Setup of run 1:
==> flow/design.v (excerpt) <==
module my_fifo #(
                   parameter DATA_W           = 128      ,         
                   parameter DEPTH            = 16     ,         
                   parameter UPP_TH           = 4      ,         
                   parameter LOW_TH           = 2                
                )
                (
                   input                   clk         ,         
                   input                   rstn        ,         
                   input                   i_wren      ,         
                   input  [DATA_W - 1 : 0] i_wrdata    ,         
                   output                  o_alm_full  ,         
                   output                  o_full      ,         
                   input                   i_rden      ,         
                   output [DATA_W - 1 : 0] o_rddata    ,         
                   output                  o_alm_empty ,         
                   output                  o_empty               
                );
For scale: about 260 I/O pins, roughly 92000 µm² of cells after synthesis.
Settings: LEC_CHECK=0, CAP_MARGIN=20, CORE_MARGIN=2, CORE_UTILIZATION=70, CTS_CLUSTER_SIZE=25, SLEW_MARGIN=20; clock period 2.47 ns.
run.sh (not shown) runs the stock make flow with config.mk's settings and CLKGATE_MAP_FILE=.
[run 1] flow finished | final checks: failed | reasons: negative setup slack
Setup changes, run 1 to run 2
-- flow/config.mk --
<<< run 1, line 9
export CORE_MARGIN = 2
export CORE_UTILIZATION = 70
export CTS_CLUSTER_SIZE = 25
export SLEW_MARGIN = 20
>>> run 2, line 9
export CORE_MARGIN = 2
export CORE_UTILIZATION = 47
export PLACE_DENSITY = 0.6
export SLEW_MARGIN = 20
==> flow/constraint.sdc <==
create_clock -name core_clock -period 4.44 [get_ports {clk}]
set_input_delay 0.8880 -clock core_clock [delete_from_list [all_inputs] [get_ports {clk}]]
set_output_delay 0.8880 -clock core_clock [all_outputs]
set_load 0.01 [all_outputs]
Run 2 ran to completion and came out clean on the timing, DRC and antenna checks.
Run 2 reports a lower final weighted congestion of routability-driven global placement than run 1 does.
From run 1 to run 2 the numbers moved as follows: largest clock skew in the final design went up 5.0 ps, number of inserted diodes saw a decrease.
When run 2 is set beside run 1, its worst slack at placement turns out to be 1050 ps larger.
Run 1 reports its timing endpoint of the critical path as o_rddata[125] while run 2 reports o_rddata[85].
Against run 1, run 2 comes in 42 points lower on part of the cycle the worst path needs.
The inputs of run 3 differ from those of run 2 as listed below.
-- flow/config.mk --
<<< run 2, line 9
export CORE_MARGIN = 2
export CORE_UTILIZATION = 47
export PLACE_DENSITY = 0.6
export SLEW_MARGIN = 20
>>> run 3, line 9
export CORE_MARGIN = 2
export CORE_UTILIZATION = 72
export CTS_CLUSTER_DIAMETER = 375
export CTS_CLUSTER_SIZE = 25
export SETUP_SLACK_MARGIN = -0.17
export SLEW_MARGIN = 20
export TNS_END_PERCENT = 5
==> flow/constraint.sdc <==
create_clock -name core_clock -period 2.47 [get_ports {clk}]
set_input_delay 0.4940 -clock core_clock [delete_from_list [all_inputs] [get_ports {clk}]]
set_output_delay 0.4940 -clock core_clock [all_outputs]
set_load 0.01 [all_outputs]
### Flow results
- Across run 2 and run 3, a clean result was obtained everywhere but in run 3.
- The flow for run 3 finished, though final verification flagged negative setup slack.
- | clock network fraction of design power | higher: run 2 |
- The capturing element of the worst setup path comes out o_rddata[85] in one run and o_rddata[73] in the other, namely in run 2 and run 3 respectively.
- Run 3 does worse than run 2 on total power.
- | register-to-register slack | run 3 vs run 2 | worse |
- The lower clock skew of run 2 and run 3 is in run 3.

* * *

my_fifo again, from the RTL that the note above started with.
make LEC_CHECK=0 CAP_MARGIN=25 CELL_PAD_IN_SITES_DETAIL_PLACEMENT=1 CORE_ASPECT_RATIO=1.28 CORE_MARGIN=2 CORE_UTILIZATION=45 HOLD_SLACK_MARGIN=-0.09 MAX_ROUTING_LAYER=met4 PLACE_DENSITY_LB_ADDON=0.04 SLEW_MARGIN=20 finish   # period 3.72 ns
The starting point finished with negative setup slack left.
Change:
- CAP_MARGIN: 25 -> 20
- CELL_PAD_IN_SITES_DETAIL_PLACEMENT: 1 -> default
- CORE_ASPECT_RATIO: 1.28 -> default
- CORE_UTILIZATION: 45 -> 65
- CTS_CLUSTER_SIZE: default -> 33
- HOLD_SLACK_MARGIN: -0.09 -> default
- MAX_ROUTING_LAYER: met4 -> default
- PLACE_DENSITY: default -> 0.6
- PLACE_DENSITY_LB_ADDON: 0.04 -> default
- clock period: 3.72 -> 2.47 ns (I/O delays scaled with it)
Result: The changed run finished but fails on negative setup slack; worst hold slack is worse by 250 ps; cell area is higher by 3.8%; via count climbs by 3.6%; global-route usage rose by 7.0 points.
Change:
- CORE_UTILIZATION: 65 -> 45
- CTS_CLUSTER_SIZE: 33 -> default
- clock period: 2.47 -> 4.5 ns (I/O delays scaled with it)
Result:
- The changed run completed with no timing, DRC or antenna violations
- routed wire length fell by 0.55%
- design area fell by 7.9%
- area after synthesis is unchanged
- power fell by 48%
- global-route usage fell by 11 points

* * *

try-garnet:
Starting RTL as in the previous note.
Settings: LEC_CHECK=0, CAP_MARGIN=15, CELL_PAD_IN_SITES_DETAIL_PLACEMENT=2, CORE_ASPECT_RATIO=1.57, CORE_MARGIN=8, CORE_UTILIZATION=40, CTS_CLUSTER_DIAMETER=22, CTS_CLUSTER_SIZE=90, GPL_ROUTABILITY_DRIVEN=1, HOLD_SLACK_MARGIN=0.15, MAX_ROUTING_LAYER=met4, MIN_ROUTING_LAYER=met2, PLACE_DENSITY_LB_ADDON=0.23, SLEW_MARGIN=35; clock period 5.82 ns.
Every stage of try-garnet finished as expected; the final checks, on the other hand, flagged setup timing, which means the layout fails.
Here is what was changed in the inputs of try-sierra compared with try-garnet.
# try-garnet
export LEC_CHECK = 0
export CAP_MARGIN = 15
export CELL_PAD_IN_SITES_DETAIL_PLACEMENT = 2
export CORE_ASPECT_RATIO = 1.57
export CORE_MARGIN = 8
export CORE_UTILIZATION = 40
export CTS_CLUSTER_DIAMETER = 22
export CTS_CLUSTER_SIZE = 90
export GPL_ROUTABILITY_DRIVEN = 1
export HOLD_SLACK_MARGIN = 0.15
export MAX_ROUTING_LAYER = met4
export MIN_ROUTING_LAYER = met2
export PLACE_DENSITY_LB_ADDON = 0.23
export SLEW_MARGIN = 35
create_clock -name core_clock -period 5.82 [get_ports {clk}]
# try-sierra
export LEC_CHECK = 0
export CAP_MARGIN = 20
export CORE_MARGIN = 2
export CORE_UTILIZATION = 70
export CTS_CLUSTER_SIZE = 86
export HOLD_SLACK_MARGIN = -0.09
export MAX_ROUTING_LAYER = met4
export PLACE_DENSITY = 0.6
export SETUP_SLACK_MARGIN = 0.41
export SLEW_MARGIN = 20
create_clock -name core_clock -period 4.25 [get_ports {clk}]
[summary]
- No stage failed in try-sierra, and the final checks on the layout all came back clean.
- [compare] base=try-garnet new=try-sierra: synthesized-area fraction occupied by xor and xnor cells was more or less identical, worst reg-to-reg path cell count went up by 2, post-layout utilization of the core went up by 31 points.
Here is what was changed in the inputs of try-zinc compared with try-sierra.
# try-sierra
export LEC_CHECK = 0
export CAP_MARGIN = 20
export CORE_MARGIN = 2
export CORE_UTILIZATION = 70
export CTS_CLUSTER_SIZE = 86
export HOLD_SLACK_MARGIN = -0.09
export MAX_ROUTING_LAYER = met4
export PLACE_DENSITY = 0.6
export SETUP_SLACK_MARGIN = 0.41
export SLEW_MARGIN = 20
create_clock -name core_clock -period 4.25 [get_ports {clk}]
# try-zinc
export LEC_CHECK = 0
export CAP_MARGIN = 30
export CELL_PAD_IN_SITES_DETAIL_PLACEMENT = 1
export CORE_ASPECT_RATIO = 1.28
export CORE_MARGIN = 5
export CORE_UTILIZATION = 45
export HOLD_SLACK_MARGIN = -0.09
export MAX_ROUTING_LAYER = met4
export PLACE_DENSITY_LB_ADDON = 0.07
export SLEW_MARGIN = 20
create_clock -name core_clock -period 3.72 [get_ports {clk}]
### Flow results
- Looking across try-zinc and try-sierra, the single run that reached the end with no open violations was try-sierra.
- [compare] base=try-sierra new=try-zinc: non-clock buffer count saw an increase; non-clock buffer share of cell area saw an increase; half-perimeter wire length after placement saw an increase.
- On delay of the slowest cell on the worst path: between try-zinc and try-sierra, it ends up higher for try-sierra.
- Taking try-sierra as the reference, in try-zinc setup TNS down 0.18 ns, worst path setup slack after routing saw a decrease.
- try-zinc vs try-sierra — clock buffer count from CTS rose 6.
Modified inputs, try-xenon compared to try-zinc
# try-zinc
export LEC_CHECK = 0
export CAP_MARGIN = 30
export CELL_PAD_IN_SITES_DETAIL_PLACEMENT = 1
export CORE_ASPECT_RATIO = 1.28
export CORE_MARGIN = 5
export CORE_UTILIZATION = 45
export HOLD_SLACK_MARGIN = -0.09
export MAX_ROUTING_LAYER = met4
export PLACE_DENSITY_LB_ADDON = 0.07
export SLEW_MARGIN = 20
create_clock -name core_clock -period 3.72 [get_ports {clk}]
# try-xenon
export LEC_CHECK = 0
export ABC_AREA = 1
export CAP_MARGIN = 0
export CORE_MARGIN = 2
export CORE_UTILIZATION = 72
export CTS_CLUSTER_DIAMETER = 93
export CTS_CLUSTER_SIZE = 10
export PLACE_DENSITY = 0.42
export SETUP_SLACK_MARGIN = 0.16
export SLEW_MARGIN = 20
create_clock -name core_clock -period 2.47 [get_ports {clk}]
==> results <==
Nothing crashed in try-xenon and all stages finished; the problem is that the final layout failed, the offending checks being setup timing.
From try-zinc to try-xenon the numbers moved as follows: core utilization increased by 33 points relative to the old numbers, total routed wirelength increased by about 7% relative to the old numbers.
Post-route fraction of the period consumed by the critical path came out higher on try-xenon than on try-zinc.
For CTS clock-pin slew for the worst setup and hold paths, try-xenon and try-zinc come out practically identical.
Lower number of nets at the end of the flow was reported by try-zinc, not try-xenon.
Sequential share of layout area ends up higher on try-zinc.
Summary — buffering stage count on the worst path with inverters included, try-xenon relative to try-zinc: higher, by 3.
Power and IR drop assume default switching activity.
